==> 05-20: inputs <==
==> flow/design.v <==
`timescale 1ns / 1ps
module fifo #(
    parameter DATA_WIDTH = 16,
    parameter DEPTH = 64, 
    parameter ALMOST_FULL_THRESH = 56,
    parameter ALMOST_EMPTY_THRESH = 8
)(
    input                   clk,
    input                   rst_n,        
    input                   wr_en,
    input  [DATA_WIDTH-1:0] wr_data,
    input                   rd_en,
    output reg [DATA_WIDTH-1:0] rd_data,
    output                  full,
    output                  empty,
    output                  almost_full,
    output                  almost_empty,
    output                  overflow_err,
    output                  underflow_err,
    output [DATA_WIDTH-1:0] fifo_count
);
    function integer clog2;
        input integer value;
        integer i;
        begin
            clog2 = 0;
            for (i = value-1; i > 0; i = i >> 1)
                clog2 = clog2 + 1;
        end
    endfunction
    localparam ADDR_WIDTH = clog2(DEPTH);
    reg [DATA_WIDTH-1:0] mem [0:DEPTH-1];
    reg [ADDR_WIDTH-1:0] write_pointer;    
    reg [ADDR_WIDTH-1:0] read_pointer;     
    reg [clog2(DEPTH+1)-1:0] count;        
    reg overflow_flag, underflow_flag;
    assign full         = (count == DEPTH);
    assign empty        = (count == 0);
    assign almost_full  = (count >= ALMOST_FULL_THRESH);
    assign almost_empty = (count <= ALMOST_EMPTY_THRESH);
    assign overflow_err = overflow_flag;
    assign underflow_err= underflow_flag;
    assign fifo_count   = count;
    always @(posedge clk) begin
        if (wr_en && !full)
            mem[write_pointer] <= wr_data;
    end
    always @(posedge clk or negedge rst_n) begin
        if (!rst_n) begin
            write_pointer <= 0;
        end else if (wr_en) begin
            if (!full) begin
                write_pointer <= write_pointer + 1'b1;
            end
        end
    end
    always @(posedge clk or negedge rst_n) begin
        if (!rst_n) begin
            read_pointer <= 0;
            rd_data <= 0;
        end else if (rd_en) begin
            if (!empty) begin
                rd_data <= mem[read_pointer];
                read_pointer <= read_pointer + 1'b1;
            end
        end
    end
    always @(posedge clk or negedge rst_n) begin
        if (!rst_n) begin
            count <= 0;
        end else begin
            case ({wr_en && !full, rd_en && !empty})
                2'b10: count <= count + 1'b1; 
                2'b01: count <= count - 1'b1;
                default: count <= count;      
            endcase
        end
    end
    always @(posedge clk or negedge rst_n) begin
        if (!rst_n) begin
            overflow_flag  <= 1'b0;
            underflow_flag <= 1'b0;
        end else begin
            if (wr_en && full)
                overflow_flag <= 1'b1;
            else if (overflow_flag && rd_en && !empty)
                overflow_flag <= 1'b0;
            if (rd_en && empty)
                underflow_flag <= 1'b1;
            else if (underflow_flag && wr_en && !full)
                underflow_flag <= 1'b0;
        end
    end
endmodule
==> flow/run.sh <==
#!/bin/bash
# the make line also repeats each setting of config.mk as NAME=value (left out here)
make -C /OpenROAD-flow-scripts/flow DESIGN_CONFIG=/design/flow/config.mk WORK_HOME=/design/flow/orfs CLKGATE_MAP_FILE= finish
==> flow/config.mk <==
export PLATFORM = sky130hd
export DESIGN_NAME = fifo
export DESIGN_NICKNAME = fifo
export VERILOG_FILES = /design/flow/design.v
export SDC_FILE = /design/flow/constraint.sdc
export NUM_CORES = 4
export LEC_CHECK = 0
export ABC_AREA = 0
export CAP_MARGIN = 20
export CELL_PAD_IN_SITES_DETAIL_PLACEMENT = 0
export CELL_PAD_IN_SITES_GLOBAL_PLACEMENT = 1
export CORE_MARGIN = 4
export CORE_UTILIZATION = 57
export CTS_CLUSTER_DIAMETER = 126
export GPL_ROUTABILITY_DRIVEN = 0
export PLACE_DENSITY_LB_ADDON = 0.14
export SETUP_SLACK_MARGIN = 0.39
export SLEW_MARGIN = 20
export TNS_END_PERCENT = 95
==> flow/constraint.sdc <==
create_clock -name core_clock -period 2.28 [get_ports {clk}]
set_input_delay 0.4560 -clock core_clock [delete_from_list [all_inputs] [get_ports {clk}]]
set_output_delay 0.4560 -clock core_clock [all_outputs]
set_load 0.01 [all_outputs]
==> 12-19 (differences from 05-20) <==
ABC_AREA = 1   (was 0)
CELL_PAD_IN_SITES_DETAIL_PLACEMENT = unset   (was 0)
CELL_PAD_IN_SITES_GLOBAL_PLACEMENT = unset   (was 1)
CORE_MARGIN = 2   (was 4)
CORE_UTILIZATION = 72   (was 57)
CTS_CLUSTER_DIAMETER = unset   (was 126)
CTS_CLUSTER_SIZE = 74   (was unset)
GPL_ROUTABILITY_DRIVEN = unset   (was 0)
PLACE_DENSITY_LB_ADDON = 0.0   (was 0.14)
SETUP_SLACK_MARGIN = 0.51   (was 0.39)
TNS_END_PERCENT = unset   (was 95)
==> flow/constraint.sdc (replaced) <==
create_clock -name core_clock -period 1.73 [get_ports {clk}]
set_input_delay 0.3460 -clock core_clock [delete_from_list [all_inputs] [get_ports {clk}]]
set_output_delay 0.3460 -clock core_clock [all_outputs]
set_load 0.01 [all_outputs]
==> 08-12 (differences from 05-20) <==
ABC_AREA = 1   (was 0)
CELL_PAD_IN_SITES_DETAIL_PLACEMENT = unset   (was 0)
CELL_PAD_IN_SITES_GLOBAL_PLACEMENT = 2   (was 1)
CORE_MARGIN = 2   (was 4)
CORE_UTILIZATION = 40   (was 57)
CTS_CLUSTER_DIAMETER = 102   (was 126)
PLACE_DENSITY = 0.6   (was unset)
PLACE_DENSITY_LB_ADDON = unset   (was 0.14)
SETUP_SLACK_MARGIN = unset   (was 0.39)
SLEW_MARGIN = 40   (was 20)
TNS_END_PERCENT = 60   (was 95)
==> flow/constraint.sdc (replaced) <==
create_clock -name core_clock -period 3.3 [get_ports {clk}]
set_input_delay 0.6600 -clock core_clock [delete_from_list [all_inputs] [get_ports {clk}]]
set_output_delay 0.6600 -clock core_clock [all_outputs]
set_load 0.01 [all_outputs]
==> 11-27 (differences from 05-20) <==
ABC_AREA = unset   (was 0)
CELL_PAD_IN_SITES_DETAIL_PLACEMENT = unset   (was 0)
CELL_PAD_IN_SITES_GLOBAL_PLACEMENT = unset   (was 1)
CORE_MARGIN = 2   (was 4)
CORE_UTILIZATION = 40   (was 57)
CTS_CLUSTER_DIAMETER = unset   (was 126)
GPL_ROUTABILITY_DRIVEN = unset   (was 0)
PLACE_DENSITY = 0.6   (was unset)
PLACE_DENSITY_LB_ADDON = unset   (was 0.14)
SETUP_SLACK_MARGIN = unset   (was 0.39)
TNS_END_PERCENT = unset   (was 95)
==> flow/constraint.sdc (replaced) <==
create_clock -name core_clock -period 3.12 [get_ports {clk}]
set_input_delay 0.6240 -clock core_clock [delete_from_list [all_inputs] [get_ports {clk}]]
set_output_delay 0.6240 -clock core_clock [all_outputs]
set_load 0.01 [all_outputs]
==> reports/results.ini <==
[die]
num_tap_cells=950

[final_timing]
timing.final.ws_setup_ns=-0.555
finalSetupViolations=1053

[run_status]
check.faults=setup timing
outcome=failed layout checks

[final_layout]
sequential_cell_area_in_the_final_layout_um2=31700

[yosys]
synth.area.mux_share=0.141
synth.distinct_cells=58

[place]
detailedPlacementHpwl_um=61400

# the run above: 05-20

==> reports/results.ini <==
[run_status]
outcome=timing/DRC/antenna clean

[final_layout]
sequential_cell_area_in_the_final_layout_um2=31700

[final_timing]
timing.final.ws_setup_ns=0.109
finalSetupViolations=0

[yosys]
synth.distinct_cells=58
synth.area.mux_share=0.141

[die]
num_tap_cells=1368

# the run above: 11-27

==> reports/results.ini <==
[run_status]
outcome=failed layout checks
check.faults=setup timing

[yosys]
synth.distinct_cells=31
synth.area.mux_share=0

[die]
num_tap_cells=837

[power]
total_power_mw=94.3

[place]
detailedPlacementHpwl_um=71300

[final_timing]
finalSetupViolations=1079
timing.final.ws_setup_ns=-0.656

# the run above: 12-19

==> reports/results.ini <==
[run_status]
outcome=timing/DRC/antenna clean

[final_timing]
finalSetupViolations=0
timing.final.ws_setup_ns=0.345

[place]
detailedPlacementHpwl_um=82900

[final_layout]
sequential_cell_area_in_the_final_layout_um2=31700

[yosys]
synth.area.mux_share=0

[die]
num_tap_cells=1488

# the run above: 08-12



==> inputs of 08-07 <==
Starts from the design.v that is shown in full above.
clock: 1.76 ns
lec_check: 0
abc_area: 1
cap_margin: 20
cell_pad_in_sites_detail_placement: 0
cell_pad_in_sites_global_placement: 0
core_margin: 2
core_utilization: 72
cts_cluster_size: 76
place_density: 0.65
setup_slack_margin: 0.31
slew_margin: 20
run.sh (not shown) runs the stock make flow with config.mk's settings and CLKGATE_MAP_FILE=.
==> 06-26: changes against 08-07 <==
==> flow/config.mk (replaced) <==
export PLATFORM = sky130hd
export DESIGN_NAME = fifo
export DESIGN_NICKNAME = fifo
export VERILOG_FILES = /design/flow/design.v
export SDC_FILE = /design/flow/constraint.sdc
export NUM_CORES = 4
export LEC_CHECK = 0
export ABC_AREA = 0
export CAP_MARGIN = 20
export CELL_PAD_IN_SITES_DETAIL_PLACEMENT = 0
export CELL_PAD_IN_SITES_GLOBAL_PLACEMENT = 1
export CORE_MARGIN = 8
export CORE_UTILIZATION = 57
export CTS_CLUSTER_DIAMETER = 126
export GPL_ROUTABILITY_DRIVEN = 0
export PLACE_DENSITY_LB_ADDON = 0.14
export SETUP_SLACK_MARGIN = 0.39
export SLEW_MARGIN = 20
export TNS_END_PERCENT = 95
==> flow/constraint.sdc (replaced) <==
create_clock -name core_clock -period 2.28 [get_ports {clk}]
set_input_delay 0.4560 -clock core_clock [delete_from_list [all_inputs] [get_ports {clk}]]
set_output_delay 0.4560 -clock core_clock [all_outputs]
set_load 0.01 [all_outputs]
==> 01-18: changes against 08-07 <==
==> flow/config.mk (replaced) <==
export PLATFORM = sky130hd
export DESIGN_NAME = fifo
export DESIGN_NICKNAME = fifo
export VERILOG_FILES = /design/flow/design.v
export SDC_FILE = /design/flow/constraint.sdc
export NUM_CORES = 4
export LEC_CHECK = 0
export ABC_AREA = 0
export CAP_MARGIN = 20
export CELL_PAD_IN_SITES_DETAIL_PLACEMENT = 0
export CELL_PAD_IN_SITES_GLOBAL_PLACEMENT = 0
export CORE_MARGIN = 2
export CORE_UTILIZATION = 72
export CTS_CLUSTER_SIZE = 37
export PLACE_DENSITY = 0.65
export SETUP_SLACK_MARGIN = 0.35
export SLEW_MARGIN = 20
==> flow/constraint.sdc (replaced) <==
create_clock -name core_clock -period 1.74 [get_ports {clk}]
set_input_delay 0.3480 -clock core_clock [delete_from_list [all_inputs] [get_ports {clk}]]
set_output_delay 0.3480 -clock core_clock [all_outputs]
set_load 0.01 [all_outputs]
==> flow_metrics.tcl <==
# metrics dict for downstream scripts
set metrics [dict create \
    status "failed layout checks" \
    so.violations "max-capacitance violations, max-slew violations, negative setup slack" \
    setup_ws_ns -1.88 \
    drv_cap 1 \
    place_hpwl_um 61700 \
    comb_share 0.196 \
    slew_viol_final 1 \
    netSwitchingFraction 0.360 \
    ys_sh_simple 0.0229 \
    setup_viol 1090 \
    layout.nonclk_buf_frac 0.113 \
    wl_met1_um 42900 \
    p_comb_frac 0.397 \
    design_area_mm2 0.0519 \
]
-- figures above: 01-18

==> flow_metrics.tcl <==
# metrics dict for downstream scripts
set metrics [dict create \
    comb_share 0.218 \
    setup_viol 1076 \
    netSwitchingFraction 0.397 \
    p_comb_frac 0.444 \
    so.violations "negative setup slack" \
    design_area_mm2 0.0557 \
    place_hpwl_um 76200 \
    setup_ws_ns -0.571 \
    ys_sh_simple 0.207 \
    status "failed layout checks" \
    layout.nonclk_buf_frac 0.105 \
]
-- figures above: 08-07

==> flow_metrics.tcl <==
# metrics dict for downstream scripts
set metrics [dict create \
    drv_cap 0 \
    ys_sh_simple 0.0229 \
    design_area_mm2 0.0513 \
    setup_ws_ns -0.638 \
    p_comb_frac 0.343 \
    wl_met1_um 41700 \
    layout.nonclk_buf_frac 0.108 \
    comb_share 0.184 \
    place_hpwl_um 61500 \
    status "failed layout checks" \
    setup_viol 1051 \
    slew_viol_final 0 \
    netSwitchingFraction 0.306 \
    so.violations "negative setup slack" \
]
-- figures above: 06-26

